== try-willow ==
==> flow/design.v (excerpt) <==
module uart_edge_detection (
    input logic clk,           
    input logic rst_n,         
    input logic uart_rx,       
    output logic uart_tx,      
    output logic led_rx,       
    output logic led_tx,       
    output logic data_ready    
);
export LEC_CHECK = 0
export CAP_MARGIN = 20
export CORE_MARGIN = 2
export CORE_UTILIZATION = 72
export CTS_CLUSTER_DIAMETER = 26
export CTS_CLUSTER_SIZE = 100
export PLACE_DENSITY = 0.35
export SETUP_SLACK_MARGIN = 0.48
export SLEW_MARGIN = 20
create_clock -name core_clock -period 3.2 [get_ports {clk}]
run.sh (not shown) runs the stock make flow with config.mk's settings and CLKGATE_MAP_FILE=.
No stage failed in try-willow, and the final checks on the layout all came back clean.
#### Input delta (try-maple over try-willow)
- a change of CORE_UTILIZATION from 72 to 67
- a deleted PLACE_DENSITY that had been 0.35
- a deleted CTS_CLUSTER_DIAMETER that had been 26
- a deleted CTS_CLUSTER_SIZE that had been 100
- a deleted SETUP_SLACK_MARGIN that had been 0.48
- a change of the clock period (ns, I/O delays scaled along) from 3.2 to 5.88
## What came out
Comparing clock share of power for try-maple and try-willow, the smaller number came from try-maple.
try-willow → try-maple: die area went up about 7%, area of all placed cells without fillers saw a decrease.
The run showing the smaller length of routed wiring on met1 is try-maple.
Total power (lower): try-maple
Relative to try-willow, the clock network power measured on try-maple has decreased by more than a quarter.
Here is what was changed in the inputs of try-delta compared with try-maple.
- an added CTS_CLUSTER_SIZE of 21
- an added PLACE_DENSITY of 0.38
- a change of CORE_UTILIZATION from 67 to 72
- an added SETUP_SLACK_MARGIN of 0.41
- a change of the clock period (ns, I/O delays scaled along) from 5.88 to 3.19
On number of optimization iterations in the first detailed-route pass, try-delta tracks try-maple almost exactly.
Delta(growth of design area from synthesis to finish, try-delta - try-maple) > 0
try-delta — detailed-route wire length 17% higher, try-maple as reference
Diff try-maple and try-delta: count of buffers not belonging to the clock network in the layout higher in try-delta
Worst hold slack (higher): try-maple
Inputs modified between try-delta and try-tundra:
- putting CELL_PAD_IN_SITES_GLOBAL_PLACEMENT at 0 where nothing was set
- putting CTS_CLUSTER_DIAMETER at 240 where nothing was set
- swapping 20 for 35 in CAP_MARGIN
- swapping 0.41 for 0.45 in SETUP_SLACK_MARGIN
- putting CELL_PAD_IN_SITES_DETAIL_PLACEMENT at 0 where nothing was set
- clearing CTS_CLUSTER_SIZE, which used to be 21
- putting PLACE_DENSITY_LB_ADDON at 0.0 where nothing was set
- clearing PLACE_DENSITY, which used to be 0.38
- swapping 20 for 40 in SLEW_MARGIN
==> comparison <==
Comparing try-delta and try-tundra, the lower sequential cell fraction of total power was measured on try-delta.
Against try-delta, try-tundra reports a sequential share of layout area that is higher.
The logic area was comparable across try-delta and try-tundra.
Per the comparison of try-tundra with try-delta, all-layer global routing usage saw a decrease, worst reg-to-reg path cell count saw little to no change, fmax saw an increase.
Lower transition time at the pin with the least slew margin goes to try-tundra over try-delta.
When try-tundra is set beside try-delta, its synthesis-to-finish area growth turns out to be 0.59 points smaller.
NOTE number of cells upsized or downsized after cts try-delta->try-tundra decreased by a little under 10%
Going from try-delta to try-tundra, final core utilization shrinks by 0.44 points.
Worst setup slack: try-delta and try-tundra compared, lower one is try-delta
Inputs modified between try-tundra and try-cedar:
- a change of CAP_MARGIN from 35 to 0
- an added ABC_AREA of 1
- a change of PLACE_DENSITY_LB_ADDON from 0.0 to 0.13
- a change of SETUP_SLACK_MARGIN from 0.45 to 0.92
- an added CTS_CLUSTER_SIZE of 72
- a change of SLEW_MARGIN from 40 to 20
- an added HOLD_SLACK_MARGIN of -0.0
Findings:
The flow for try-cedar finished, though final verification flagged setup timing. When the final numbers for try-tundra and try-cedar were put side by side, the clock power turned out to be greater in try-cedar. For standby leakage power, dividing the value from try-cedar by the value from try-tundra gives 1.13. When the final numbers for try-tundra and try-cedar were put side by side, the post-layout minimum cycle time turned out to be greater in try-cedar. Going from try-tundra to try-cedar, area after synthesis climbed 0.71%, portion of total power attributed to combinational logic dropped 3.9 points, period utilization climbed 8.3 points, sequential group share of total power barely changed, number of cells on the critical path dropped 1.
### try-cedar -> try-garnet
- PLACE_DENSITY_LB_ADDON changed from 0.13 to 0.06
- CELL_PAD_IN_SITES_GLOBAL_PLACEMENT removed (was 0)
- CELL_PAD_IN_SITES_DETAIL_PLACEMENT removed (was 0)
- HOLD_SLACK_MARGIN removed (was -0.0)
- CAP_MARGIN changed from 0 to 20
- CTS_CLUSTER_DIAMETER removed (was 240)
- SETUP_SLACK_MARGIN changed from 0.92 to 0.32
[summary]
- try-garnet went all the way through synthesis, placement and routing and the layout is clean on timing, DRC and antenna.
- Row share of the clock period used by the worst path after layout: try-garnet lower / try-cedar higher
- Utilization in try-garnet is 2.1 points lower than in try-cedar
- Later-pin clock latency in the skew report | try-garnet below try-cedar
- Looking at total of cells resized after clock tree synthesis, try-garnet sits 28% higher than try-cedar does.
- In the metrics for try-cedar and try-garnet, the one carrying the lower clock period minus worst slack is try-garnet.
- The total vias in the final route in try-garnet was lower than what try-cedar gave.
- [try-garnet vs try-cedar] total routed wirelength: lower in try-garnet
- Sequential share of layout area: try-garnet vs try-cedar up 0.81 points
- Row final standard cell area without fillers: try-garnet lower / try-cedar higher
- Going from try-cedar to try-garnet, routability congestion estimate shrank by a few percent.
- try-garnet vs try-cedar: worst setup slack after layout up

Starting RTL as in the previous note.
clock: 20.0 ns
lec_check: 0
cap_margin: 20
cell_pad_in_sites_global_placement: 2
core_margin: 2
core_utilization: 67
cts_cluster_diameter: 224
gpl_timing_driven: 0
min_routing_layer: met2
setup_slack_margin: 5.0
slew_margin: 0
tns_end_percent: 15
The baseline aborted during global placement without I/O (3_1_place_gp_skip_io), error GPL-0301.
Change:
==> flow/config.mk (replaced) <==
export PLATFORM = sky130hd
export DESIGN_NAME = uart_edge_detection
export DESIGN_NICKNAME = uart_edge_detection
export VERILOG_FILES = /design/flow/design.v
export SDC_FILE = /design/flow/constraint.sdc
export NUM_CORES = 4
export LEC_CHECK = 0
export CAP_MARGIN = 20
export CORE_MARGIN = 2
export CORE_UTILIZATION = 65
export SLEW_MARGIN = 20
==> flow/constraint.sdc (replaced) <==
create_clock -name core_clock -period 16.3 [get_ports {clk}]
set_input_delay 3.2600 -clock core_clock [delete_from_list [all_inputs] [get_ports {clk}]]
set_output_delay 3.2600 -clock core_clock [all_outputs]
set_load 0.01 [all_outputs]
Result: Now the flow completed without violations; synthesized cell count is unchanged; die area climbs by 3.0%; area after synthesis does not change.
Change:
--- a/flow/config.mk
+++ b/flow/config.mk
@@ -7,5 +7,9 @@
 export LEC_CHECK = 0
+export ABC_AREA = 1
 export CAP_MARGIN = 20
 export CORE_MARGIN = 2
-export CORE_UTILIZATION = 65
+export CORE_UTILIZATION = 72
+export CTS_CLUSTER_SIZE = 71
+export PLACE_DENSITY_LB_ADDON = 0.2
+export SETUP_SLACK_MARGIN = 0.48
 export SLEW_MARGIN = 20
==> flow/constraint.sdc (replaced) <==
create_clock -name core_clock -period 3.2 [get_ports {clk}]
set_input_delay 0.6400 -clock core_clock [delete_from_list [all_inputs] [get_ports {clk}]]
set_output_delay 0.6400 -clock core_clock [all_outputs]
set_load 0.01 [all_outputs]
Effect: The new run finished but failed the layout checks on negative setup slack. Total power increases to 4.9 times its value. Hold slack is worse by 0.20 ns. Worst setup slack gets worse by 12 ns.
Change:
--- a/flow/config.mk
+++ b/flow/config.mk
@@ -7,3 +7,2 @@
 export LEC_CHECK = 0
-export ABC_AREA = 1
 export CAP_MARGIN = 20
@@ -11,4 +10,5 @@
 export CORE_UTILIZATION = 72
-export CTS_CLUSTER_SIZE = 71
-export PLACE_DENSITY_LB_ADDON = 0.2
+export CTS_CLUSTER_DIAMETER = 27
+export CTS_CLUSTER_SIZE = 21
+export PLACE_DENSITY = 0.38
 export SETUP_SLACK_MARGIN = 0.48
Outcome: The new run ran to the end with no violations. Clock-buffer cell count goes up by 4. Worst setup slack improved by 0.23 ns. Via count goes down by 14%. Design area goes down by about 0.8%. Non-clock buffer count goes up by 1. Cell count goes down by about 5.5%. Power goes up by 6.6%.

Setup of red:
uart_edge_detection again, from the RTL that the note above started with.
==> flow/config.mk <==
export PLATFORM = sky130hd
export DESIGN_NAME = uart_edge_detection
export DESIGN_NICKNAME = uart_edge_detection
export VERILOG_FILES = /design/flow/design.v
export SDC_FILE = /design/flow/constraint.sdc
export NUM_CORES = 4
export LEC_CHECK = 0
export ABC_AREA = 1
export CAP_MARGIN = 20
export CORE_ASPECT_RATIO = 0.69
export CORE_MARGIN = 2
export CORE_UTILIZATION = 72
export CTS_CLUSTER_DIAMETER = 188
export CTS_CLUSTER_SIZE = 99
export HOLD_SLACK_MARGIN = -0.04
export SLEW_MARGIN = 20
export TNS_END_PERCENT = 20
==> flow/constraint.sdc <==
create_clock -name core_clock -period 14.8 [get_ports {clk}]
set_input_delay 2.9600 -clock core_clock [delete_from_list [all_inputs] [get_ports {clk}]]
set_output_delay 2.9600 -clock core_clock [all_outputs]
set_load 0.01 [all_outputs]
Input changes introduced in blue (baseline for comparison: red):
- CTS_CLUSTER_SIZE no longer set, was 99
- TNS_END_PERCENT no longer set, was 20
- ABC_AREA no longer set, was 1
- CTS_CLUSTER_DIAMETER no longer set, was 188
- CORE_UTILIZATION now 40, was 72
- CORE_ASPECT_RATIO no longer set, was 0.69
- HOLD_SLACK_MARGIN no longer set, was -0.04
- the clock period (ns, I/O delays scaled along) now 20.0, was 14.8
[summary]
blue finished every step from synthesis to the final layout, and the layout passed the timing, design-rule and antenna checks.
Post-layout period usage of the worst path | blue below red
Of the two values seen for launching element of the worst setup path, rst_n was produced by blue and uart_transmitter.tx$_DFFE_PN1P_ by red.
After synthesis and placement, the instance count of blue is above that of red.
Taking red as the reference, in blue setup slack higher, routed wire length lower, proportion of synthesized chip area in sequential cells higher.
Detail-routed via count per cell is higher on red
Here is what was changed in the inputs of green compared with blue.
- TNS_END_PERCENT newly set to 20
- CORE_MARGIN changed from 2 to 7
- CTS_CLUSTER_SIZE newly set to 99
- ABC_AREA newly set to 1
- CELL_PAD_IN_SITES_GLOBAL_PLACEMENT newly set to 3
- CTS_CLUSTER_DIAMETER newly set to 307
- CELL_PAD_IN_SITES_DETAIL_PLACEMENT newly set to 2
- SETUP_SLACK_MARGIN newly set to 5.0
--- outcome ---
Die outline width of green exceeds that of blue by a few percent. green against blue: post-synthesis sequential area ratio moved down; number of cells in Yosys stat moved up; area overhead of the layout relative to synthesis moved up; total cell area reported by yosys after synthesis moved up. Compared with blue, green has extra setup slack. The number of flops mapped to enable cells by yosys on green is in line with that on blue. Summary of green over blue: hold slack rose by 0.028 ns; final cell count now sits higher. Comparing non-clock buffer count for blue and green, the bigger number came from green.
### green -> orange
- clearing CELL_PAD_IN_SITES_DETAIL_PLACEMENT, which used to be 2
- swapping 307 for 383 in CTS_CLUSTER_DIAMETER
- clearing ABC_AREA, which used to be 1
- clearing CELL_PAD_IN_SITES_GLOBAL_PLACEMENT, which used to be 3
- clearing TNS_END_PERCENT, which used to be 20
- swapping 5.0 for -1.88 in SETUP_SLACK_MARGIN
Results
- | met3 capacity usage during global routing | green vs orange | ≈ equal |
- orange vs green: maximum vdd ir drop down by more than 10%
- orange -> green: post-cts hold buffer count delta 0, exact match
The following lists how purple was set up differently from orange:
- a change of CORE_MARGIN from 7 to 2
- a change of CTS_CLUSTER_DIAMETER from 383 to 224
- an added ABC_AREA of 1
- a change of SLEW_MARGIN from 20 to 0
- a change of CORE_UTILIZATION from 40 to 67
- an added PLACE_DENSITY_LB_ADDON of 0.18
- an added TNS_END_PERCENT of 15
- a deleted CTS_CLUSTER_SIZE that had been 99
- a change of SETUP_SLACK_MARGIN from -1.88 to 5.0
- an added GPL_TIMING_DRIVEN of 1
- an added MIN_ROUTING_LAYER of met2
- an added CELL_PAD_IN_SITES_GLOBAL_PLACEMENT of 2
Findings:
orange and purple: one clean run, orange; the rest did not finish clean.
Relative to orange, count of instantiated cells in the yosys netlist has gone up in purple.
From orange to purple the numbers moved as follows: synthesized cell count moved up; adder and majority gate portion of the synthesized area moved down.
Between orange and purple, the flow reports combined area of all synthesized cells increasing slightly.
Between orange and purple, yosys-reported design area after synthesis increased.
purple: post-synthesis share of cell area spent on and, or, nand and nor gates is 1.3 points higher than what orange reported.
Taking orange as the reference point, the vertical die dimension of purple falls by about 26%.
Power figures rest on the tool's default switching activity, not on a simulated workload.
